==> inputs of wip/cedar <==
==> flow/design.v <==
`timescale 1ns / 1ps
module Rx (
    input  logic        clk_fpga,   
    input  logic        reset,      
    input  logic        RxD,       
    output logic [7:0]  RxData,
    output logic        data_valid      
);
    parameter int clk_freq    = 100_000_000;
    parameter int baud_rate   = 115200;
    parameter int div_sample  = 4;    
    parameter int div_counter = clk_freq / (baud_rate * div_sample);
    parameter int mid_sample  = div_sample / 2;
    parameter int div_bit     = 10;   
    typedef enum logic {IDLE=0, RECEIVING=1} state_t;
    state_t state, nextstate;
    logic [3:0]  bit_counter;         
    logic [1:0]  sample_counter;      
    logic [13:0] baudrate_counter;    
    logic [9:0]  rxshift_reg;         
    logic shift;
    logic clear_bitcounter, inc_bitcounter;
    logic clear_samplecounter, inc_samplecounter;
    assign RxData = rxshift_reg[8:1];    
    always_ff @(posedge clk_fpga or posedge reset) begin
        if (reset) begin
            state            <= IDLE;
            bit_counter      <= '0;
            sample_counter   <= '0;
            baudrate_counter <= '0;
            rxshift_reg      <= '0;
            data_valid       <= 1'b0;
        end else begin
            data_valid <= 1'b0;     
            baudrate_counter <= baudrate_counter + 1;
            if (baudrate_counter >= div_counter - 1) begin
                baudrate_counter <= 0;
                state <= nextstate;
                if (shift)
                    rxshift_reg <= {RxD, rxshift_reg[9:1]};
                if (clear_samplecounter)
                    sample_counter <= 0;
                else if (inc_samplecounter)
                    sample_counter <= sample_counter + 1;
                if (clear_bitcounter)
                    bit_counter <= 0;
                else if (inc_bitcounter)
                    bit_counter <= bit_counter + 1;
                if (state == RECEIVING &&
                    bit_counter == div_bit - 1 &&
                    sample_counter == div_sample - 1) begin
                    data_valid <= 1'b1;
                end
            end
        end
    end
    always_comb begin
        shift               = 1'b0;
        clear_samplecounter = 1'b0;
        inc_samplecounter   = 1'b0;
        clear_bitcounter    = 1'b0;
        inc_bitcounter      = 1'b0;
        nextstate           = state;
        case (state)
            IDLE: begin
                if (!RxD) begin
                    nextstate           = RECEIVING;
                    clear_bitcounter    = 1'b1;
                    clear_samplecounter = 1'b1;
                end
            end
            RECEIVING: begin
                nextstate = RECEIVING;
                if (sample_counter == mid_sample - 1)
                    shift = 1'b1;
                if (sample_counter == div_sample - 1) begin
                    inc_bitcounter     = 1'b1;
                    clear_samplecounter= 1'b1;
                    if (bit_counter == div_bit - 1)
                        nextstate = IDLE;
                end else begin
                    inc_samplecounter = 1'b1;
                end
            end
            default: nextstate = IDLE;
        endcase
    end
endmodule
module Tx #(
    parameter integer CLOCK_FREQ = 100_000_000,
    parameter integer BAUD_RATE  = 115200
) (
    input  logic        clk,
    input  logic        reset,
    input  logic        ready,       
    input  logic [7:0]  tx_data,
    output logic        TxD,
    output logic        tdre         
);
    localparam integer CYCLES_PER_BIT = (CLOCK_FREQ + BAUD_RATE - 1) / BAUD_RATE;  
    localparam integer BAUD_MAX       = (CYCLES_PER_BIT > 0) ? (CYCLES_PER_BIT - 1) : 0;
    localparam integer BAUD_CNT_WIDTH = $clog2(BAUD_MAX + 1);
    typedef enum logic [1:0] {
        S_MARK,    
        S_START,   
        S_DATA,    
        S_STOP     
    } state_t;
    state_t state, next_state;
    logic [7:0] txbuff;
    logic [2:0] bit_count;
    logic [BAUD_CNT_WIDTH-1:0] baud_count;
    logic ready_sync;
    always_ff @(posedge clk or posedge reset) begin
        if (reset)
            ready_sync <= 1'b0;
        else
            ready_sync <= ready;
    end
    always_ff @(posedge clk or posedge reset) begin
        if (reset)
            state <= S_MARK;
        else
            state <= next_state;
    end
    always_comb begin
        next_state = state;
        case (state)
            S_MARK: begin
                if (ready_sync && tdre)
                    next_state = S_START;
            end
            S_START: begin
                if (baud_count == BAUD_MAX)
                    next_state = S_DATA;
            end
            S_DATA: begin
                if ((baud_count == BAUD_MAX) && (bit_count == 3'd7))
                    next_state = S_STOP;
            end
            S_STOP: begin
                if (baud_count == BAUD_MAX)
                    next_state = S_MARK;
            end
            default: next_state = S_MARK;
        endcase
    end
    always_ff @(posedge clk or posedge reset) begin
        if (reset) begin
            TxD        <= 1'b1;
            tdre       <= 1'b1;
            baud_count <= '0;
            bit_count  <= '0;
            txbuff     <= '0;
        end else begin
            case (state)
                S_MARK: begin
                    TxD        <= 1'b1;
                    baud_count <= '0;
                    bit_count  <= '0;
                    if (ready_sync && tdre) begin
                        txbuff <= tx_data;   
                        tdre   <= 1'b0;      
                    end else begin
                        tdre   <= 1'b1;      
                    end
                end
                S_START: begin
                    TxD <= 1'b0;  
                    if (baud_count == BAUD_MAX) begin
                        baud_count <= '0;
                    end else begin
                        baud_count <= baud_count + 1;
                    end
                end
                S_DATA: begin
                    TxD <= txbuff[0];  
                    if (baud_count == BAUD_MAX) begin
                        baud_count <= '0;
                        txbuff    <= {1'b0, txbuff[7:1]};
                        bit_count <= bit_count + 1;
                    end else begin
                        baud_count <= baud_count + 1;
                    end
                end
                S_STOP: begin
                    TxD <= 1'b1;  
                    if (baud_count == BAUD_MAX) begin
                        baud_count <= '0;
                        tdre       <= 1'b1;  
                    end else begin
                        baud_count <= baud_count + 1;
                    end
                end
                default: begin
                    TxD        <= 1'b1;
                    tdre       <= 1'b1;
                    baud_count <= '0;
                    bit_count  <= '0;
                end
            endcase
        end
    end
endmodule
`timescale 1ns / 1ps
module command_parser (
    input  logic clk,
    input  logic reset,
    input  logic [7:0] rx_byte,
    input  logic       rx_valid,
    input  logic       cmd_ack,
    output logic       cmd_ready,
    output logic       seq_sel,    
    output logic [7:0] n_value
);
    typedef enum logic [2:0] {
        S_WAIT_LETTER,
        S_WAIT_COMMA,
        S_WAIT_NUM1,
        S_WAIT_LF,
        S_DONE
    } pstate_t;
    pstate_t state;
    logic [7:0] tens;
    logic       got_two_digits;
    assign cmd_ready = (state == S_DONE);
    always_ff @(posedge clk or posedge reset) begin
        if (reset) begin
            state          <= S_WAIT_LETTER;
            seq_sel        <= 1'b0;
            n_value        <= 8'd0;
            tens           <= 8'd0;
            got_two_digits <= 1'b0;
        end else begin
            if (cmd_ack && state == S_DONE) begin
                state <= S_WAIT_LETTER;
            end else if (rx_valid) begin
                unique case (state)
                    S_WAIT_LETTER: begin
                        if (rx_byte == "P") begin
                            seq_sel <= 1'b0;
                            state   <= S_WAIT_COMMA;
                        end else if (rx_byte == "M") begin
                            seq_sel <= 1'b1;
                            state   <= S_WAIT_COMMA;
                        end else begin
                            state <= S_WAIT_LETTER;  
                        end
                    end
                    S_WAIT_COMMA: begin
                        if (rx_byte == ",")
                            state <= S_WAIT_NUM1;
                        else
                            state <= S_WAIT_LETTER;  
                    end
                    S_WAIT_NUM1: begin
                        if (rx_byte >= "0" && rx_byte <= "9") begin
                            tens           <= rx_byte - "0";
                            got_two_digits <= 1'b0;
                            state          <= S_WAIT_LF;
                        end else begin
                            state <= S_WAIT_LETTER;
                        end
                    end
                    S_WAIT_LF: begin
                        if (rx_byte >= "0" && rx_byte <= "9") begin
                            n_value        <= (tens * 10) + (rx_byte - "0");
                            got_two_digits <= 1'b1;
                        end else if (rx_byte == "\n" || rx_byte == 8'h0D) begin
                            if (!got_two_digits)
                                n_value <= tens;
                            state <= S_DONE;
                        end
                    end
                    S_DONE: begin
                        state <= S_DONE;
                    end
                    default: state <= S_WAIT_LETTER;
                endcase
            end
        end
    end
endmodule
`timescale 1ns / 1ps
module padovan_unit (
    input  logic        clk,
    input  logic        reset,
    input  logic        start,
    input  logic [7:0]  n,
    output logic [31:0] result,
    output logic        done
);
    typedef enum logic [1:0] {IDLE, INIT, LOOP, FINISH} state_t;
    state_t state;
    logic [31:0] p0, p1, p2;
    logic [7:0]  i;
    always_ff @(posedge clk or posedge reset) begin
        if (reset) begin
            state  <= IDLE;
            result <= 32'd0;
            done   <= 1'b0;
        end else begin
            done <= 1'b0;
            case (state)
                IDLE: begin
                    if (start)
                        state <= INIT;
                end
                INIT: begin
                    p0 <= 32'd1;
                    p1 <= 32'd1;
                    p2 <= 32'd1;
                    i  <= 8'd3;
                    if (n == 0 || n == 1 || n == 2) begin
                        result <= 32'd1;
                        state  <= FINISH;
                    end else begin
                        state <= LOOP;
                    end
                end
                LOOP: begin
                    if (i <= n) begin
                        logic [31:0] new_p;
                        new_p = p0 + p1;
                        p0 <= p1;
                        p1 <= p2;
                        p2 <= new_p;
                        i  <= i + 1;
                        if (i == n) begin
                            result <= new_p;
                            state  <= FINISH;
                        end
                    end
                end
                FINISH: begin
                    done  <= 1'b1;
                    state <= IDLE;
                end
            endcase
        end
    end
endmodule
`timescale 1ns / 1ps
module moser_unit (
    input  logic        clk,
    input  logic        reset,
    input  logic        start,
    input  logic [7:0]  n,
    output logic [31:0] result,
    output logic        done
);
    typedef enum logic [1:0] {IDLE, RUN, FINISH} state_t;
    state_t state;
    logic [7:0]  n_work;
    logic [31:0] acc;
    logic [2:0]  pos;
    always_ff @(posedge clk or posedge reset) begin
        if (reset) begin
            state  <= IDLE;
            result <= 32'd0;
            done   <= 1'b0;
        end else begin
            done <= 1'b0;
            case (state)
                IDLE: begin
                    if (start) begin
                        if (n == 0) begin
                            result <= 32'd0;
                            state  <= FINISH;
                        end else begin
                            n_work <= n;
                            acc    <= 32'd0;
                            pos    <= 3'd0;
                            state  <= RUN;
                        end
                    end
                end
                RUN: begin
                    if (n_work != 0) begin
                        acc    <= acc | ({31'd0, n_work[0]} << {pos, 1'b0});
                        pos    <= pos + 3'd1;
                        n_work <= n_work >> 1;
                    end else begin
                        result <= acc;
                        state  <= FINISH;
                    end
                end
                FINISH: begin
                    done  <= 1'b1;
                    state <= IDLE;
                end
            endcase
        end
    end
endmodule
`timescale 1ns / 1ps
module top_cmd_uart #(
    parameter integer CLOCK_FREQ = 100_000_000,
    parameter integer BAUD_RATE  = 115200
)(
    input  logic       clk,
    input  logic       reset,
    input  logic       RxD,
    output logic       TxD,
    output logic [7:0] led
);
    logic [7:0] rx_byte;
    logic       rx_valid;
    Rx #(
        .clk_freq  (CLOCK_FREQ),
        .baud_rate (BAUD_RATE)
    ) u_rx (
        .clk_fpga   (clk),
        .reset      (reset),
        .RxD        (RxD),
        .RxData     (rx_byte),
        .data_valid (rx_valid)
    );
    logic [7:0] tx_data;
    logic       tx_start;
    logic       tx_free;
    Tx #(
        .CLOCK_FREQ (CLOCK_FREQ),
        .BAUD_RATE  (BAUD_RATE)
    ) u_tx (
        .clk    (clk),
        .reset  (reset),
        .ready  (tx_start),
        .tx_data(tx_data),
        .TxD    (TxD),
        .tdre   (tx_free)
    );
    logic       cmd_ready;
    logic       seq_sel;      
    logic [7:0] n_value;
    logic       cmd_ack;
    command_parser u_parser (
        .clk      (clk),
        .reset    (reset),
        .rx_byte  (rx_byte),
        .rx_valid (rx_valid),
        .cmd_ack  (cmd_ack),
        .cmd_ready(cmd_ready),
        .seq_sel  (seq_sel),
        .n_value  (n_value)
    );
    logic        pad_start, pad_done;
    logic [31:0] pad_res;
    padovan_unit u_pad (
        .clk    (clk),
        .reset  (reset),
        .start  (pad_start),
        .n      (n_value),
        .result (pad_res),
        .done   (pad_done)
    );
    logic        mos_start, mos_done;
    logic [31:0] mos_res;
    moser_unit u_mos (
        .clk    (clk),
        .reset  (reset),
        .start  (mos_start),
        .n      (n_value),
        .result (mos_res),
        .done   (mos_done)
    );
    typedef enum logic [2:0] {
        S_WAIT_CMD,
        S_START_CALC,
        S_WAIT_CALC,
        S_SEND_B0,
        S_SEND_B1,
        S_SEND_B2,
        S_SEND_B3
    } main_state_t;
    main_state_t state;
    logic [31:0] result_reg;
    logic        tx_wait;    
    assign cmd_ack = (state == S_START_CALC);
    assign pad_start = (state == S_START_CALC) && (cmd_ready) && (seq_sel == 1'b0);
    assign mos_start = (state == S_START_CALC) && (cmd_ready) && (seq_sel == 1'b1);
    assign led = rx_byte;
    always_ff @(posedge clk or posedge reset) begin
        if (reset) begin
            state    <= S_WAIT_CMD;
            tx_data  <= 8'd0;
            tx_start <= 1'b0;
            result_reg <= 32'd0;
            tx_wait  <= 1'b0;
        end else begin
            tx_start <= 1'b0;  
            if (tx_wait && !tx_free)
                tx_wait <= 1'b0;
            case (state)
                S_WAIT_CMD: begin
                    if (cmd_ready) begin
                        state <= S_START_CALC;
                    end
                end
                S_START_CALC: begin
                    state <= S_WAIT_CALC;
                end
                S_WAIT_CALC: begin
                    if (!seq_sel && pad_done) begin
                        result_reg <= pad_res;
                        state      <= S_SEND_B0;
                    end else if (seq_sel && mos_done) begin
                        result_reg <= mos_res;
                        state      <= S_SEND_B0;
                    end
                end
                S_SEND_B0: begin
                    if (tx_free && !tx_wait) begin
                        tx_data  <= result_reg[31:24];
                        tx_start <= 1'b1;
                        tx_wait  <= 1'b1;
                        state    <= S_SEND_B1;
                    end
                end
                S_SEND_B1: begin
                    if (tx_free && !tx_wait) begin
                        tx_data  <= result_reg[23:16];
                        tx_start <= 1'b1;
                        tx_wait  <= 1'b1;
                        state    <= S_SEND_B2;
                    end
                end
                S_SEND_B2: begin
                    if (tx_free && !tx_wait) begin
                        tx_data  <= result_reg[15:8];
                        tx_start <= 1'b1;
                        tx_wait  <= 1'b1;
                        state    <= S_SEND_B3;
                    end
                end
                S_SEND_B3: begin
                    if (tx_free && !tx_wait) begin
                        tx_data  <= result_reg[7:0];
                        tx_start <= 1'b1;
                        tx_wait  <= 1'b1;
                        state    <= S_WAIT_CMD;  
                    end
                end
                default: state <= S_WAIT_CMD;
            endcase
        end
    end
endmodule
==> flow/run.sh <==
#!/bin/bash
# the make line also repeats each setting of config.mk as NAME=value (left out here)
make -C /OpenROAD-flow-scripts/flow DESIGN_CONFIG=/design/flow/config.mk WORK_HOME=/design/flow/orfs CLKGATE_MAP_FILE= finish
==> flow/config.mk <==
export PLATFORM = sky130hd
export DESIGN_NAME = top_cmd_uart
export DESIGN_NICKNAME = top_cmd_uart
export VERILOG_FILES = /design/flow/design.v
export SDC_FILE = /design/flow/constraint.sdc
export NUM_CORES = 4
export LEC_CHECK = 0
export CAP_MARGIN = 20
export CORE_MARGIN = 2
export CORE_UTILIZATION = 67
export SLEW_MARGIN = 20
==> flow/constraint.sdc <==
create_clock -name core_clock -period 4.05 [get_ports {clk}]
set_input_delay 0.8100 -clock core_clock [delete_from_list [all_inputs] [get_ports {clk}]]
set_output_delay 0.8100 -clock core_clock [all_outputs]
set_load 0.01 [all_outputs]
==> wip/indigo: changes against wip/cedar <==
--- a/flow/config.mk
+++ b/flow/config.mk
@@ -5,7 +5,9 @@
 export SDC_FILE = /design/flow/constraint.sdc
 export NUM_CORES = 4
 export LEC_CHECK = 0
+export ABC_AREA = 1
 export CAP_MARGIN = 20
 export CORE_MARGIN = 2
-export CORE_UTILIZATION = 67
+export CORE_UTILIZATION = 72
 export SLEW_MARGIN = 20
+export TNS_END_PERCENT = 5
==> flow/constraint.sdc (replaced) <==
create_clock -name core_clock -period 2.25 [get_ports {clk}]
set_input_delay 0.4500 -clock core_clock [delete_from_list [all_inputs] [get_ports {clk}]]
set_output_delay 0.4500 -clock core_clock [all_outputs]
set_load 0.01 [all_outputs]
==> comparison table <==
|  | wip/cedar | wip/indigo |
|---|---|---|
| Share of cell area taken by muxes after synthesis | 2.30% | 0.136% |
| Required @ worst endpoint | 4.37 ns | 2.68 ns |
| Layout net count | 1422 | 1967 |
| Clock-cell share | 6.54% | 5.65% |
| Area share of xor/xnor cells in the synthesized design | 3.58% | 0.842% |
| Fraction of standard cell area that is sequential | 51.0% | 47.2% |
| Number of filler cells placed in the layout | 1487 | 1314 |
| Buffers inserted during post-CTS setup optimization | 0 | 1 |
| Count of cells resized by post-cts repair | 0 | 13 |
| Number of vias in the routed layout | 9865 | 12300 |
| Run status | no timing/DRC/antenna violations | failed layout checks |
| Reasons for failing layout checks | - | negative setup slack |
| Max VDD drop | 0.456 mV | 0.910 mV |
| Slowest cell on crit path | sky130_fd_sc_hd__o21ai_0 | sky130_fd_sc_hd__fa_2 |
| Final instance area | 0.0161 sq mm | 0.0174 sq mm |
| Rows | 54 | 53 |
| Routed via count divided by cell count | 5.98 | 5.65 |
| Register-to-register path setup slack | 1.03 ns | -0.38 ns |
| Wire length on met2 | 13.8 mm | 17.1 mm |
| Number of global-route vias before repair | 9720 | 12000 |
| Post-synthesis instance area | 0.0147 sq mm | 0.0156 sq mm |
| Horizontal die dimension | 152 um | 151 um |
